==> inputs of exp/zinc <==
## cpu_top
module cpu_top(
    input wire clk,
    input wire rst_n,
    input wire [31:0] rData,
    input wire [31:0] inst,
    output wire [31:0] pc,
    output wire [31:0] display,
    output wire [31:0] addr,
    output wire [31:0] wData,
    output wire wen,
    output wire [31:0] rdata_19
);
make LEC_CHECK=0 ABC_AREA=1 CAP_MARGIN=30 CELL_PAD_IN_SITES_DETAIL_PLACEMENT=2 CELL_PAD_IN_SITES_GLOBAL_PLACEMENT=2 CORE_MARGIN=2 CORE_UTILIZATION=68 CTS_CLUSTER_DIAMETER=134 GPL_TIMING_DRIVEN=1 PLACE_DENSITY=0.44 SLEW_MARGIN=20 finish   # period 9.56 ns
run.sh (not shown) runs the stock make flow with config.mk's settings and CLKGATE_MAP_FILE=.
==> exp/quartz: changes against exp/zinc <==
Settings changed: ABC_AREA 1 to default, CAP_MARGIN 30 to 20, CELL_PAD_IN_SITES_DETAIL_PLACEMENT 2 to default, CELL_PAD_IN_SITES_GLOBAL_PLACEMENT 2 to default, CORE_UTILIZATION 68 to 30, CTS_CLUSTER_DIAMETER 134 to default, GPL_TIMING_DRIVEN 1 to default, PLACE_DENSITY 0.44 to 0.38.
==> flow/constraint.sdc (replaced) <==
create_clock -name core_clock -period 8.5 [get_ports {clk}]
set_input_delay 1.7000 -clock core_clock [delete_from_list [all_inputs] [get_ports {clk}]]
set_output_delay 1.7000 -clock core_clock [all_outputs]
set_load 0.01 [all_outputs]
==> exp/lagoon: changes against exp/zinc <==
Settings changed: CAP_MARGIN 30 to 35, CELL_PAD_IN_SITES_DETAIL_PLACEMENT 2 to 0, CELL_PAD_IN_SITES_GLOBAL_PLACEMENT 2 to default, CORE_ASPECT_RATIO from default to 0.92, CORE_UTILIZATION 68 to 72, CTS_CLUSTER_DIAMETER 134 to 91, GPL_TIMING_DRIVEN 1 to default, MAX_ROUTING_LAYER from default to met5, PLACE_DENSITY 0.44 to default, PLACE_DENSITY_LB_ADDON from default to 0.06, SETUP_SLACK_MARGIN from default to 1.12.
==> flow/constraint.sdc (replaced) <==
create_clock -name core_clock -period 7.89 [get_ports {clk}]
set_input_delay 1.5780 -clock core_clock [delete_from_list [all_inputs] [get_ports {clk}]]
set_output_delay 1.5780 -clock core_clock [all_outputs]
set_load 0.01 [all_outputs]
==> qor summary <==
	exp/lagoon	exp/quartz	exp/zinc
Result of the run	stopped before the end	complete, no violations	stopped before the end
Last stage reached	5_1_grt	-	3_1_place_gp_skip_io
Root buffer cell	sky130_fd_sc_hd__clkbuf_16	sky130_fd_sc_hd__clkbuf_16	-
Yosys cell types	74	112	74
Yosys stat cell total	11026	7772	11026
FA/HA/MAJ Cells, Area Fraction	2.046%	2.101%	2.046%
Initial standard-cell utilization of the core	72.89%	30.19%	68.62%
Yosys Chip Area	0.08232 mm^2	0.08016 mm^2	0.08232 mm^2
Die extent in x	356.5 um	520.9 um	351.9 um
XOR Share, Synth	0.5745%	1.038%	0.5745%
Half-perimeter wire length of the detailed placement result	288900 um	381800 um	-
Height of the die	328.3 um	520.9 um	351.9 um
Top cell area share	43.74%	44.92%	43.74%
Core Footprint	0.1129 mm^2	0.2656 mm^2	0.1200 mm^2
I/O pin cnt	227	227	-
Cell with the most instances after synthesis	sky130_fd_sc_hd__nand2_1	sky130_fd_sc_hd__dfrtp_1	sky130_fd_sc_hd__nand2_1
Avg Cell Area, Syn	7.466 um^2	10.31 um^2	7.466 um^2
Cts hold-fix bufs	0	0	-
Final weighted congestion of routability-driven global placement	1.425	1.038	-
Buffers from clock root to sink, at most	3	4	-
Post-synthesis cell count	11026	7772	11026
Multiplexer share	0%	15.59%	0%

* * *

==> inputs of 12-21 <==
cpu_top again, from the RTL that the note above started with.
==> flow/design.v (excerpt) <==
module cpu_top(
    input wire clk,
    input wire rst_n,
    input wire [31:0] rData,
    input wire [31:0] inst,
    output wire [31:0] pc,
    output wire [31:0] display,
    output wire [31:0] addr,
    output wire [31:0] wData,
    output wire wen,
    output wire [31:0] rdata_19
);
wire [31:0] rdata_19_out;
assign rdata_19 = rdata_19_out;
assign display = inst;
wire [31:0] npc;
wire npc_op;
wire [31:0] pc_4;
wire [2:0] sext_op;
wire [31:0] ext;
wire rf_we;
wire [31:0] regData_1;
wire [31:0] regData_2;
wire [31:0] regData_wb;
wire brun;
wire breq;
wire brlt;
wire bsel;
wire asel;
wire [31:0] alu_a;
wire [31:0] alu_b;
wire [31:0] alu_c;
wire [3:0] alu_op;
wire dram_we;
wire [31:0] dram_rd;
wire [1:0] wbsel;
assign alu_a = (Asel_EX_con==1)?rD1_EX_con:pc_EX_con;
assign alu_b = (Bsel_EX_con==1)?ext_EX_con:rD2_EX_con;
assign regData_wb = (WBsel_MEM_con==0)?pc4_MEM_con:((WBsel_MEM_con==1)?c_MEM_con:dram_rd);
assign addr=c_MEM_con;
assign wData=rD2_MEM_con;
assign wen = Dram_we_MEM_con;
assign dram_rd=rData;
wire [31:0]inst_ID_con;
wire [31:0]pc_ID_con,pc_EX_con;
wire [31:0]pc4_ID_con,pc4_EX_con,pc4_MEM_con;
wire [31:0]rD1_EX_con,rD2_EX_con,rD2_MEM_con;
wire [31:0]ext_EX_con;
wire [4:0]wR_EX_con,wR_MEM_con,wR_WB_con;
wire Asel_EX_con,Bsel_EX_con;
wire [3:0]Alu_op_EX_con;
wire RF_we_EX_con,RF_we_MEM_con,RF_we_WB_con;
wire Dram_we_EX_con,Dram_we_MEM_con;
  ...
clock: 5.41 ns
lec_check: 0
abc_area: 1
cap_margin: 20
cell_pad_in_sites_detail_placement: 2
core_aspect_ratio: 0.77
core_margin: 2
core_utilization: 52
cts_cluster_diameter: 353
cts_cluster_size: 43
gpl_routability_driven: 1
max_routing_layer: met4
min_routing_layer: met1
place_density_lb_addon: 0.26
setup_slack_margin: 0.55
slew_margin: 25
tns_end_percent: 75
==> 09-25: changes against 12-21 <==
Settings changed: ABC_AREA 1 to default, CELL_PAD_IN_SITES_DETAIL_PLACEMENT 2 to default, CORE_ASPECT_RATIO 0.77 to default, CORE_UTILIZATION 52 to 58, CTS_CLUSTER_DIAMETER 353 to default, CTS_CLUSTER_SIZE 43 to default, GPL_ROUTABILITY_DRIVEN 1 to default, MAX_ROUTING_LAYER met4 to default, MIN_ROUTING_LAYER met1 to default, PLACE_DENSITY from default to 0.38, PLACE_DENSITY_LB_ADDON 0.26 to default, SETUP_SLACK_MARGIN 0.55 to 1.04, SLEW_MARGIN 25 to 20, TNS_END_PERCENT 75 to default.
==> flow/constraint.sdc (replaced) <==
create_clock -name core_clock -period 5.81 [get_ports {clk}]
set_input_delay 1.1620 -clock core_clock [delete_from_list [all_inputs] [get_ports {clk}]]
set_output_delay 1.1620 -clock core_clock [all_outputs]
set_load 0.01 [all_outputs]
==> 06-17: changes against 12-21 <==
Settings changed: ABC_AREA 1 to default, CELL_PAD_IN_SITES_DETAIL_PLACEMENT 2 to default, CORE_ASPECT_RATIO 0.77 to default, CORE_UTILIZATION 52 to 40, CTS_CLUSTER_DIAMETER 353 to default, CTS_CLUSTER_SIZE 43 to default, GPL_ROUTABILITY_DRIVEN 1 to default, MAX_ROUTING_LAYER met4 to default, MIN_ROUTING_LAYER met1 to default, PLACE_DENSITY from default to 0.38, PLACE_DENSITY_LB_ADDON 0.26 to default, SETUP_SLACK_MARGIN 0.55 to default, SLEW_MARGIN 25 to 20, TNS_END_PERCENT 75 to default.
==> flow/constraint.sdc (replaced) <==
create_clock -name core_clock -period 5.83 [get_ports {clk}]
set_input_delay 1.1660 -clock core_clock [delete_from_list [all_inputs] [get_ports {clk}]]
set_output_delay 1.1660 -clock core_clock [all_outputs]
set_load 0.01 [all_outputs]
==> 08-27: changes against 12-21 <==
Settings changed: CELL_PAD_IN_SITES_DETAIL_PLACEMENT 2 to 1, CORE_ASPECT_RATIO 0.77 to default, GPL_ROUTABILITY_DRIVEN 1 to 0, MIN_ROUTING_LAYER met1 to met2, TNS_END_PERCENT 75 to default.
==> flow/constraint.sdc (replaced) <==
create_clock -name core_clock -period 8.5 [get_ports {clk}]
set_input_delay 1.7000 -clock core_clock [delete_from_list [all_inputs] [get_ports {clk}]]
set_output_delay 1.7000 -clock core_clock [all_outputs]
set_load 0.01 [all_outputs]
==> comparison table <==
quantity                                                                                                     08-27                       06-17                              12-21                       09-25
Fp_density                                                                                                   52.2%                       40.2%                              52.2%                       58.4%
Chip area                                                                                               162000 µm²                  204000 µm²                         162000 µm²                  141000 µm²
Area fraction in xor and xnor cells                                                                         0.575%                       1.04%                             0.575%                       1.04%
Mux cell area share after synthesis                                                                             0%                       15.6%                                 0%                       15.6%
Gate count after technology mapping                                                                          11026                        7772                              11026                        7772
Mean area per synthesized cell                                                                            7.47 µm²                    10.3 µm²                           7.47 µm²                    10.3 µm²
Floorplan row count                                                                                            146                         164                                128                         136
Detailed-placement wirelength estimate                                                                   327000 µm                   349000 µm                                  -                   318000 µm
Outcome                                                                                  aborted with a tool error    finished with violations          aborted with a tool error   aborted with a tool error
Stage where the flow stopped                                                              global routing (5_1_grt)                           -  detailed placement (3_5_place_dp)    global routing (5_1_grt)
Layout check failures                                                                                            -        negative setup slack                                  -                           -
Post-synthesis share of cell area spent on full adders, half adders and majority gates                       2.05%                       2.10%                              2.05%                       2.10%
Placeable core region                                                                                   158000 µm²                  199000 µm²                         158000 µm²                  137000 µm²
Post-synth area from yosys stat                                                                          82300 µm²                   80200 µm²                          82300 µm²                   80200 µm²
GP Congestion                                                                                                    -                        1.10                               1.27                        1.22
Mapped Nets                                                                                                  11226                        7972                              11226                        7972
Number of cells in the design after placement                                                                12793                       10506                                  -                        9610
Area of the mapped netlist                                                                               82300 µm²                   80200 µm²                          82300 µm²                   80200 µm²
Clock Tree Root                                                                         sky130_fd_sc_hd__clkbuf_16  sky130_fd_sc_hd__clkbuf_16                                  -  sky130_fd_sc_hd__clkbuf_16
H-tree depth                                                                                                     2                           4                                  -                           4
Setup repair bufs after CTS                                                                                      0                           0                                  -                         170
TritonCTS sink count                                                                                          1441                        1441                                  -                        1441
Post-synthesis simple-gate area fraction                                                                     25.8%                       9.72%                              25.8%                       9.72%
Synthesized-area fraction occupied by ao, oa, aoi and oai cells                                              19.5%                       21.9%                              19.5%                       21.9%

* * *

==> ember: inputs <==
cpu_top again, from the RTL that the note above started with.
==> flow/config.mk <==
export PLATFORM = sky130hd
export DESIGN_NAME = cpu_top
export DESIGN_NICKNAME = cpu_top
export VERILOG_FILES = /design/flow/design.v
export SDC_FILE = /design/flow/constraint.sdc
export NUM_CORES = 4
export LEC_CHECK = 0
export ABC_AREA = 0
export CAP_MARGIN = 20
export CORE_MARGIN = 2
export CORE_UTILIZATION = 67
export GPL_TIMING_DRIVEN = 0
export MAX_ROUTING_LAYER = met5
export MIN_ROUTING_LAYER = met2
export PLACE_DENSITY = 0.72
export SETUP_SLACK_MARGIN = -0.07
export SLEW_MARGIN = 20
==> flow/constraint.sdc <==
create_clock -name core_clock -period 7.18 [get_ports {clk}]
set_input_delay 1.4360 -clock core_clock [delete_from_list [all_inputs] [get_ports {clk}]]
set_output_delay 1.4360 -clock core_clock [all_outputs]
set_load 0.01 [all_outputs]
==> tundra: changes against ember <==
- ABC_AREA: 0 -> unset
- CORE_UTILIZATION: 67 -> 10
- GPL_TIMING_DRIVEN: 0 -> unset
- MAX_ROUTING_LAYER: met5 -> unset
- MIN_ROUTING_LAYER: met2 -> unset
- PLACE_DENSITY: 0.72 -> 0.38
- SETUP_SLACK_MARGIN: -0.07 -> unset
==> flow/constraint.sdc (replaced) <==
create_clock -name core_clock -period 8.51 [get_ports {clk}]
set_input_delay 1.7020 -clock core_clock [delete_from_list [all_inputs] [get_ports {clk}]]
set_output_delay 1.7020 -clock core_clock [all_outputs]
set_load 0.01 [all_outputs]
==> notes <==
ember aborted during global routing (GRT-0116). tundra completed with no timing, DRC or antenna violations. In synthesized cell count, ember and tundra do not differ. In area after synthesis, tundra and ember do not differ. Die size: ember is lower than tundra (85%).

* * *

==> harbor: inputs <==
Starting RTL as in the previous note.
clock: 6.51 ns
lec_check: 0
abc_area: 0
cap_margin: 40
cell_pad_in_sites_detail_placement: 2
cell_pad_in_sites_global_placement: 2
core_margin: 2
core_utilization: 40
cts_cluster_diameter: 27
gpl_routability_driven: 0
gpl_timing_driven: 0
hold_slack_margin: -0.05
max_routing_layer: met5
place_density_lb_addon: 0.17
setup_slack_margin: 1.02
slew_margin: 0
==> garnet (differences from harbor) <==
==> flow/config.mk (replaced) <==
export PLATFORM = sky130hd
export DESIGN_NAME = cpu_top
export DESIGN_NICKNAME = cpu_top
export VERILOG_FILES = /design/flow/design.v
export SDC_FILE = /design/flow/constraint.sdc
export NUM_CORES = 4
export LEC_CHECK = 0
export ABC_AREA = 1
export CAP_MARGIN = 35
export CELL_PAD_IN_SITES_DETAIL_PLACEMENT = 0
export CORE_ASPECT_RATIO = 0.9
export CORE_MARGIN = 2
export CORE_UTILIZATION = 72
export MAX_ROUTING_LAYER = met5
export PLACE_DENSITY = 0.36
export SETUP_SLACK_MARGIN = 2.29
export SLEW_MARGIN = 20
==> flow/constraint.sdc (replaced) <==
create_clock -name core_clock -period 7.89 [get_ports {clk}]
set_input_delay 1.5780 -clock core_clock [delete_from_list [all_inputs] [get_ports {clk}]]
set_output_delay 1.5780 -clock core_clock [all_outputs]
set_load 0.01 [all_outputs]
==> sierra (differences from harbor) <==
==> flow/config.mk (replaced) <==
export PLATFORM = sky130hd
export DESIGN_NAME = cpu_top
export DESIGN_NICKNAME = cpu_top
export VERILOG_FILES = /design/flow/design.v
export SDC_FILE = /design/flow/constraint.sdc
export NUM_CORES = 4
export LEC_CHECK = 0
export ABC_AREA = 1
export CAP_MARGIN = 20
export CORE_MARGIN = 2
export CORE_UTILIZATION = 52
export SETUP_SLACK_MARGIN = -0.55
export SLEW_MARGIN = 20
==> flow/constraint.sdc (replaced) <==
create_clock -name core_clock -period 5.8 [get_ports {clk}]
set_input_delay 1.1600 -clock core_clock [delete_from_list [all_inputs] [get_ports {clk}]]
set_output_delay 1.1600 -clock core_clock [all_outputs]
set_load 0.01 [all_outputs]
==> summary of the runs <==
sierra finished but fails on setup timing. garnet ended with an error in global routing (5_1_grt). harbor failed in global routing (5_1_grt) (GRT-0116).
The highest die area belongs to harbor, the lowest to garnet.
Synthesized cell count: harbor is lower than sierra (about 30%).
Area after synthesis is the same in garnet and sierra.

* * *

==> v4: inputs <==
Starting RTL as in the previous note.
## cpu_top
module cpu_top(
    input wire clk,
    input wire rst_n,
    input wire [31:0] rData,
    input wire [31:0] inst,
    output wire [31:0] pc,
    output wire [31:0] display,
    output wire [31:0] addr,
    output wire [31:0] wData,
    output wire wen,
    output wire [31:0] rdata_19
);
wire [31:0] rdata_19_out;
assign rdata_19 = rdata_19_out;
assign display = inst;
wire [31:0] npc;
wire npc_op;
wire [31:0] pc_4;
wire [2:0] sext_op;
wire [31:0] ext;
wire rf_we;
wire [31:0] regData_1;
wire [31:0] regData_2;
wire [31:0] regData_wb;
wire brun;
wire breq;
wire brlt;
wire bsel;
wire asel;
wire [31:0] alu_a;
wire [31:0] alu_b;
wire [31:0] alu_c;
wire [3:0] alu_op;
wire dram_we;
wire [31:0] dram_rd;
wire [1:0] wbsel;
assign alu_a = (Asel_EX_con==1)?rD1_EX_con:pc_EX_con;
assign alu_b = (Bsel_EX_con==1)?ext_EX_con:rD2_EX_con;
assign regData_wb = (WBsel_MEM_con==0)?pc4_MEM_con:((WBsel_MEM_con==1)?c_MEM_con:dram_rd);
assign addr=c_MEM_con;
assign wData=rD2_MEM_con;
assign wen = Dram_we_MEM_con;
assign dram_rd=rData;
wire [31:0]inst_ID_con;
wire [31:0]pc_ID_con,pc_EX_con;
wire [31:0]pc4_ID_con,pc4_EX_con,pc4_MEM_con;
wire [31:0]rD1_EX_con,rD2_EX_con,rD2_MEM_con;
wire [31:0]ext_EX_con;
wire [4:0]wR_EX_con,wR_MEM_con,wR_WB_con;
wire Asel_EX_con,Bsel_EX_con;
wire [3:0]Alu_op_EX_con;
wire RF_we_EX_con,RF_we_MEM_con,RF_we_WB_con;
wire Dram_we_EX_con,Dram_we_MEM_con;
wire [1:0]WBsel_EX_con,WBsel_MEM_con;
wire [31:0]c_MEM_con;
wire [31:0]RF_wd_WB_con;
wire [31:0]rD1_fw_con,rD2_fw_con;
wire stall_PC_con,stall_IF_ID_con;
wire flush_IF_ID_con,flush_ID_EX_con;
wire rD1_fw_op_con,rD2_fw_op_con;
wire rR1_use_con,rR2_use_con;
wire npc_op_EX_con;
hazard_ctrl U_hazard_ctrl(
    .wR_EX(wR_EX_con),
    .wR_MEM(wR_MEM_con),
    .wR_WB(wR_WB_con),
    .rf_we_EX(RF_we_EX_con),
    .rf_we_MEM(RF_we_MEM_con),
    .rf_we_WB(RF_we_WB_con),
    .rR1_ID(inst_ID_con[19:15]),
    .rR2_ID(inst_ID_con[24:20]),
    .pc4_EX(pc4_EX_con),
    .c_EX(alu_c),
    .wD_MEM(regData_wb),
    .wD_WB(RF_wd_WB_con),
    .WBsel_EX(WBsel_EX_con),
  ...
make LEC_CHECK=0 ABC_AREA=1 CAP_MARGIN=20 CORE_MARGIN=2 CORE_UTILIZATION=40 PLACE_DENSITY=0.38 SETUP_SLACK_MARGIN=1.12 SLEW_MARGIN=20 finish   # period 4.14 ns
==> inputs of v39, as changes to v4 <==
- CORE_UTILIZATION: 40 -> 66
- CTS_CLUSTER_DIAMETER: not set -> 354
- CTS_CLUSTER_SIZE: not set -> 98
- PLACE_DENSITY: 0.38 -> 0.36
- SETUP_SLACK_MARGIN: 1.12 -> 1.36
- TNS_END_PERCENT: not set -> 15
==> flow/constraint.sdc (replaced) <==
create_clock -name core_clock -period 4.74 [get_ports {clk}]
set_input_delay 0.9480 -clock core_clock [delete_from_list [all_inputs] [get_ports {clk}]]
set_output_delay 0.9480 -clock core_clock [all_outputs]
set_load 0.01 [all_outputs]
==> results <==
|  | v39 | v4 |
|---|---|---|
| Status | stopped before the end | finished with violations |
| Stage where the flow stopped | global routing (5_1_grt) | - |
| Reasons for failing layout checks | - | negative setup slack |
| Site Rows | 129 | 166 |
| Floorplan core density | 66.5% | 40.2% |
| Cell total after placement | 12785 | 14868 |
| Placed cell area | 0.0891 mm² | 0.100 mm² |
| Hold-fix buffer count after cts | 0 | 1 |
| Number of buffers created by CTS | 18 | 161 |
| Minimum setup slack after placement | -480 ps | -810 ps |
| Mapped cell area | 0.0823 mm² | 0.0823 mm² |
| Die Wd | 357 µm | 458 µm |
| Total die area | 0.128 mm² | 0.209 mm² |
| Detailed placement HPWL | 298000 µm | 405000 µm |
| Number of top-level pins | 227 | 227 |
| # H-tree levels | 1 | 4 |
| Post-cts gate resize count | 369 | 738 |
| Floorplan die height | 357 µm | 458 µm |
| Buffers inserted by post-CTS timing repair | 111 | 107 |
| Core region area | 0.124 mm² | 0.205 mm² |
| Post-synthesis sequential area ratio | 43.8% | 43.8% |
| GP Congestion | 1.49 | 1.09 |
| XOR/XNOR share of the synthesized area | 0.575% | 0.575% |
